## MOTOR_TOP
module MOTOR_TOP#(   
    parameter C_AXI_ID_WIDTH       = 4,         
    parameter C_AXI_ADDR_WIDTH     = 16,        
    parameter C_AXI_DATA_WIDTH     = 64,        
    parameter C_AXI_NBURST_SUPPORT = 1'b0,      
    parameter C_AXI_BURST_TYPE     = 2'b00,     
    parameter WATCH_DOG_WIDTH      = 12,         
    parameter C_ADDR_SUMOFFSET     =   32'h0000_1000,
    parameter C_ADDR_MOTOR2ETH     =   32'h0000_0000,       
    parameter C_ADDR_ETH2MOTOR     =   32'hE000_0000    
)(    
    input                               sys_clk,
    input                               sys_rst,
   	output                            	saxi_wready,  
   	input [C_AXI_ID_WIDTH-1:0]        	saxi_wid,     
   	input [C_AXI_ADDR_WIDTH-1:0]      	saxi_waddr,   
   	input [7:0]                       	saxi_wlen,    
   	input [2:0]                       	saxi_wsize,   
   	input [1:0]                       	saxi_wburst,  
   	input [1:0]                       	saxi_wlock,   
   	input [3:0]                       	saxi_wcache,  
   	input [2:0]                       	saxi_wprot,   
   	input                             	saxi_wvalid,  
   	output                            	saxi_wd_wready,   
   	input [C_AXI_DATA_WIDTH-1:0]      	saxi_wd_wdata,     
   	input [C_AXI_DATA_WIDTH/8-1:0]    	saxi_wd_wstrb,     
   	input                             	saxi_wd_wlast,     
   	input                             	saxi_wd_wvalid,    
   	output  [C_AXI_ID_WIDTH-1:0]      	saxi_wb_bid,      
   	output  [1:0]                     	saxi_wb_bresp,    
   	output                            	saxi_wb_bvalid,   
   	input                             	saxi_wb_bready,   
   	output                            	saxi_rready,      
   	input [C_AXI_ID_WIDTH-1:0]        	saxi_rid,         
  ...
make LEC_CHECK=0 ABC_AREA=1 CAP_MARGIN=20 CORE_ASPECT_RATIO=0.97 CORE_MARGIN=9 CORE_UTILIZATION=56 CTS_CLUSTER_SIZE=91 GPL_ROUTABILITY_DRIVEN=1 HOLD_SLACK_MARGIN=-0.06 MAX_ROUTING_LAYER=met5 MIN_ROUTING_LAYER=met2 PLACE_DENSITY_LB_ADDON=0.27 SETUP_SLACK_MARGIN=1.8 SLEW_MARGIN=0 finish   # period 7.2 ns
run.sh (not shown) runs the stock make flow with config.mk's settings and CLKGATE_MAP_FILE=.
The starting point finished clean.
Rerun with:
- ABC_AREA: 1 -> unset
- CORE_ASPECT_RATIO: 0.97 -> unset
- CORE_MARGIN: 9 -> 2
- CORE_UTILIZATION: 56 -> 58
- CTS_CLUSTER_SIZE: 91 -> unset
- GPL_ROUTABILITY_DRIVEN: 1 -> unset
- HOLD_SLACK_MARGIN: -0.06 -> unset
- MAX_ROUTING_LAYER: met5 -> unset
- MIN_ROUTING_LAYER: met2 -> unset
- PLACE_DENSITY_LB_ADDON: 0.27 -> unset
- SETUP_SLACK_MARGIN: 1.8 -> unset
- SLEW_MARGIN: 0 -> 20
- clock period: 7.2 -> 5.04 ns (I/O delays scaled with it)
Critical path depth shrinks by 1.
Flip-flop count does not change.
Routed wire length shrinks by about 20%.
Global-route usage shrinks by 13 points.
Cell count shrinks by 18%.
Setup slack gets worse by 0.92 ns.
Clock-buffer cell count grows by 2.
Final area shrinks by 5.5%.
Total power grows by 23%.
Via count shrinks by 39%.
Rerun with:
- CORE_UTILIZATION: 58 -> 65
- CTS_CLUSTER_DIAMETER: unset -> 217
- clock period: 5.04 -> 6.33 ns (I/O delays scaled with it)
The changed run passed the timing, DRC and antenna checks.
Sequential power goes down by 20%.
Worst setup slack gains 0.16 ns.
Clock skew is about the same.
Cell count goes down by 2.1%.
Sequential cell count stays the same.
Die area goes down by 11%.
Register-to-register slack gains 0.78 ns.
Cell area goes down by 1.2%.
Total power goes down by 20%.
Core utilization goes up by 7.5 points.

Starting RTL as in the previous note.
clock: 11.6 ns
lec_check: 0
cap_margin: 20
cell_pad_in_sites_detail_placement: 1
cell_pad_in_sites_global_placement: 0
core_margin: 2
core_utilization: 67
cts_cluster_size: 82
place_density: 0.91
slew_margin: 20
tns_end_percent: 60
The first run stopped in detailed placement.
Then changed:
Settings changed: CELL_PAD_IN_SITES_DETAIL_PLACEMENT 1 to unset, CELL_PAD_IN_SITES_GLOBAL_PLACEMENT 0 to unset, CORE_UTILIZATION 67 to 59, CTS_CLUSTER_SIZE 82 to unset, PLACE_DENSITY 0.91 to unset, TNS_END_PERCENT 60 to unset.
Clock period 11.6 ns to 11.0 ns, I/O delays scaled along.
The changed run completed with no timing, DRC or antenna violations.
Synthesized cell count stays the same.
Synthesized area is unchanged.
Die area goes up by 13%.
Then changed:
Settings changed: CORE_UTILIZATION 59 to 54.
Clock period 11.0 ns to 9.95 ns, I/O delays scaled along.
The new run went through all stages and came out clean.
Synthesized area is unchanged.
Sequential power climbs by about 10%.
Sequential share of layout area fell by 0.28 points.
Clock skew grows by 0.0032 ns.
Total power is higher by 15%.
Critical path depth stays the same.
Worst setup slack is worse by 0.32 ns.
Final area increases by 0.83%.
Then changed:
Settings changed: ABC_AREA set to 1, CELL_PAD_IN_SITES_DETAIL_PLACEMENT set to 2, CELL_PAD_IN_SITES_GLOBAL_PLACEMENT set to 2, CORE_ASPECT_RATIO set to 1.06, CORE_UTILIZATION 54 to 40, CTS_CLUSTER_DIAMETER set to 293, GPL_ROUTABILITY_DRIVEN set to 0, MIN_ROUTING_LAYER set to met1, PLACE_DENSITY set to 0.66, SETUP_SLACK_MARGIN set to -0.96, SLEW_MARGIN 20 to 5.
Effect: Non-clock buffer count shrinks by 2. Routed wire length climbs by about 50%. Area after synthesis goes up by 7.0%. Via count went up by about 23%. Sequential power went up by about 3%. Power grows by about 14%. Final area rose by about 7%. Global-route usage goes up by 1.3 points. Sequential cell count does not change.

Starting RTL as in the previous note.
clock: 4.91 ns
lec_check: 0
abc_area: 1
cap_margin: 0
core_aspect_ratio: 1.16
core_margin: 2
core_utilization: 72
cts_cluster_size: 16
gpl_routability_driven: 1
hold_slack_margin: -0.07
min_routing_layer: met1
place_density: 0.78
setup_slack_margin: 0.65
slew_margin: 35
==> next run, changes <==
Settings changed: ABC_AREA 1 to unset, CAP_MARGIN 0 to 20, CORE_ASPECT_RATIO 1.16 to unset, CTS_CLUSTER_SIZE 16 to 99, GPL_ROUTABILITY_DRIVEN 1 to unset, HOLD_SLACK_MARGIN -0.07 to unset, MIN_ROUTING_LAYER met1 to unset, PLACE_DENSITY 0.78 to unset, SETUP_SLACK_MARGIN 0.65 to unset, SLEW_MARGIN 35 to 20.
Clock period 4.91 ns to 13.4 ns, I/O delays scaled along.
=> The changed run produced a clean layout; power goes down by 65%; global-route usage decreases by 3.1 points; sequential cell count is unchanged; wire length is lower by 13%; worst hold slack is better by 24 ps; core utilization rose by 0.41 points; critical path depth fell by 1; setup slack gets better by 2000 ps; cell count fell by about 20%.
==> next run, changes <==
Settings changed: CORE_UTILIZATION 72 to 17, CTS_CLUSTER_SIZE 99 to unset.
Clock period 13.4 ns to 14.8 ns, I/O delays scaled along.
Result:
- total power falls by 6.0%
- routed wire length rises by 20%
- clock-buffer cell count rises by 8
- combinational power falls by 6.8%
- worst setup slack is better by 210 ps
- cell area rises by 7.0%
- register-to-register slack is better by 660 ps
- hold slack hardly moves
- synthesized cell count does not change
- clock power barely changes
- global-route usage falls by 24 points
==> next run, changes <==
Settings changed: ABC_AREA set to 1, CORE_UTILIZATION 17 to 66, CTS_CLUSTER_SIZE set to 99.
Clock period 14.8 ns to 7.72 ns, I/O delays scaled along.
Cell count goes down by 12%.
Power goes up by 110%.
Synthesized area goes up by 7.0%.
Final area goes down by 0.52%.
Worst setup slack degrades by 1800 ps.
Power is estimated from default activity; no workload was simulated.
